Setup of v49:
Design reciprocal_float, start of the top module:
module reciprocal_float(
    input clk, rst,
    input start,
    input [31:0] x,
    output [31:0] out,
    output done, zero_flag
);
Size in the first run: ~1100 cells after synthesis, ~100 flip-flops, roughly 69 I/O pins.
export LEC_CHECK = 0
export CAP_MARGIN = 20
export CORE_MARGIN = 2
export CORE_UTILIZATION = 68
export CTS_CLUSTER_DIAMETER = 358
export CTS_CLUSTER_SIZE = 32
export SLEW_MARGIN = 20
create_clock -name core_clock -period 5.14 [get_ports {clk}]
run.sh (not shown) runs the stock make flow with config.mk's settings and CLKGATE_MAP_FILE=.
Although v49 finished all stages, its layout failed final checks on negative setup slack.
The following lists how v33 was set up differently from v49:
Settings: CORE_UTILIZATION: 68 -> 72; PLACE_DENSITY_LB_ADDON: unset -> 0.28; CTS_CLUSTER_SIZE: 32 -> unset; CTS_CLUSTER_DIAMETER: 358 -> 84.
==> results <==
v33 did not make it past global routing (5_1_grt), where a tool error ended it. Taking v49 as the reference point, the vertical die dimension of v33 falls by about 2.7%. As far as netlist area before placement goes, v33 and v49 are indistinguishable; the numbers are identical. From v49 to v33, area share of and-or/or-and cells after synthesis did not move at all. Compared with v49, in v33 chip footprint fell by 770 µm², half-perimeter wire length after placement rose by 1.3 mm.
Inputs modified between v33 and v41:
Settings: CORE_UTILIZATION: 72 -> 39; PLACE_DENSITY_LB_ADDON: 0.28 -> unset; CTS_CLUSTER_DIAMETER: 84 -> unset; the clock period (ns, I/O delays scaled along): 5.14 -> 11.9.
## What came out
- Re instance tally after logic synthesis: no difference whatsoever between v41 and v33.
- Measured against each other, v41 and v33 differ in cell count after placement, the higher figure coming from v41.
- Compared with v33, height of the die in v41 increased by more than a quarter.
- Side by side, horizontal die dimension turned out higher in v41 than in v33.
- Half-perimeter wire length after placement shrinks by more than 10% when moving from v33 to v41.
- v41: all stages complete, timing, DRC and antenna checks passed
- Comparing die outline area for v41 and v33, the bigger number came from v41.
- v33 -> v41: post-synth area from yosys stat flat
#### Input delta (v37 over v41)
Settings: ABC_AREA: unset -> 1; PLACE_DENSITY: unset -> 0.37; CORE_UTILIZATION: 39 -> 66; the clock period (ns, I/O delays scaled along): 11.9 -> 3.82.
Results
Post-synthesis share of cell area spent on full adders, half adders and majority gates ends up lower on v37. Compared to v41, v37 has count of buffers added by post-CTS timing repair for setup 24 higher. Between v41 and v37, count of unique library cells instantiated by Yosys decreased. Xor/xnor cell area share of the yosys netlist, v41 and v37: smaller value in v37. On half-perimeter wire length of the detailed placement result, the higher figure sits with v37, not v41. Compared to v41, v37 has cell area after placement 17% higher. Sequential fraction of the synthesis area in v37 is 0.74 points lower than in v41. global routing (5_1_grt): v37 exited with error. The post-synthesis area per instance number comes out higher for v41 vs v37. Relative to v41, chip area from the yosys synthesis statistics has gone up in v37. Taking v37 as 1.0, v41 lands at 1.3 on die extent in x.

========
Setup of quartz:
reciprocal_float again, from the RTL that the note above started with.
Settings: LEC_CHECK=0, ABC_AREA=1, CAP_MARGIN=0, CELL_PAD_IN_SITES_GLOBAL_PLACEMENT=3, CORE_ASPECT_RATIO=1.03, CORE_MARGIN=2, CORE_UTILIZATION=61, CTS_CLUSTER_SIZE=43, GPL_ROUTABILITY_DRIVEN=1, MAX_ROUTING_LAYER=met5, MIN_ROUTING_LAYER=met2, PLACE_DENSITY_LB_ADDON=0.02, SETUP_SLACK_MARGIN=0.55, SLEW_MARGIN=40, TNS_END_PERCENT=5; clock period 3.8 ns.
quartz never completed; the flow aborted with a tool error in 3_1_place_gp_skip_io.
#### Input delta (onyx over quartz)
Settings: a change of GPL_ROUTABILITY_DRIVEN from 1 to 0; a change of CAP_MARGIN from 0 to 20; a deleted ABC_AREA that had been 1; a change of TNS_END_PERCENT from 5 to 45; a change of CORE_UTILIZATION from 61 to 34; a change of SLEW_MARGIN from 40 to 20; a deleted CELL_PAD_IN_SITES_GLOBAL_PLACEMENT that had been 3; a deleted CORE_ASPECT_RATIO that had been 1.03; a deleted MAX_ROUTING_LAYER that had been met5; a change of CTS_CLUSTER_SIZE from 43 to 91.
--- outcome ---
- What the final checks of onyx revealed, after a flow that finished every stage, was a layout that fails on negative setup slack.
- quartz | ERROR | 3_1_place_gp_skip_io
- Compared with quartz, in onyx die size increased by 12000 um^2 relative to the old numbers; count of standard-cell rows now larger; sequential cell area fraction in the yosys report saw an increase.
- When onyx is set beside quartz, its post-synthesis cell count turns out to be 391 smaller.
- In the tables for quartz and onyx, area reported by Yosys stat reads lower with onyx.
What nickel does differently from onyx at the input level:
Settings: a deleted CTS_CLUSTER_SIZE that had been 91; a change of CORE_UTILIZATION from 34 to 40; a deleted SETUP_SLACK_MARGIN that had been 0.55; a deleted MIN_ROUTING_LAYER that had been met2; a deleted TNS_END_PERCENT that had been 45; a deleted GPL_ROUTABILITY_DRIVEN that had been 0; a deleted PLACE_DENSITY_LB_ADDON that had been 0.02; a change of the clock period (ns, I/O delays scaled along) from 3.8 to 11.0.
### Flow results
- NOTE: global routing usage summed across all routing layers in nickel falls short of that of onyx
- Comparing non-clock buffer count in the final layout for nickel and onyx, the smaller number came from nickel.
- Completing all stages was not enough for onyx: its layout failed the final checks because of negative setup slack.
- The final layout from nickel, which completed every stage, passed the timing, design-rule and antenna checks at the end of the flow.
- Going from onyx to nickel, height of the die decreased by 13 um relative to the old numbers; cell area decreased by about 25% relative to the old numbers; timing-limited maximum frequency decreased by 25 MHz relative to the old numbers.
- For clock skew, onyx and nickel come out practically identical.
- Critical path capture point = DP.Cordic_core.DP.Y_Reg.parOut[25]$_DFFE_PP0N_: nickel; critical path capture point = DP.Cordic_core.DP.Y_Reg.parOut[24]$_DFFE_PP0N_: onyx
- Taking onyx as the reference point, the combinational cell fraction of total power of nickel falls by 8.4 points.
Power and IR drop assume default switching activity.
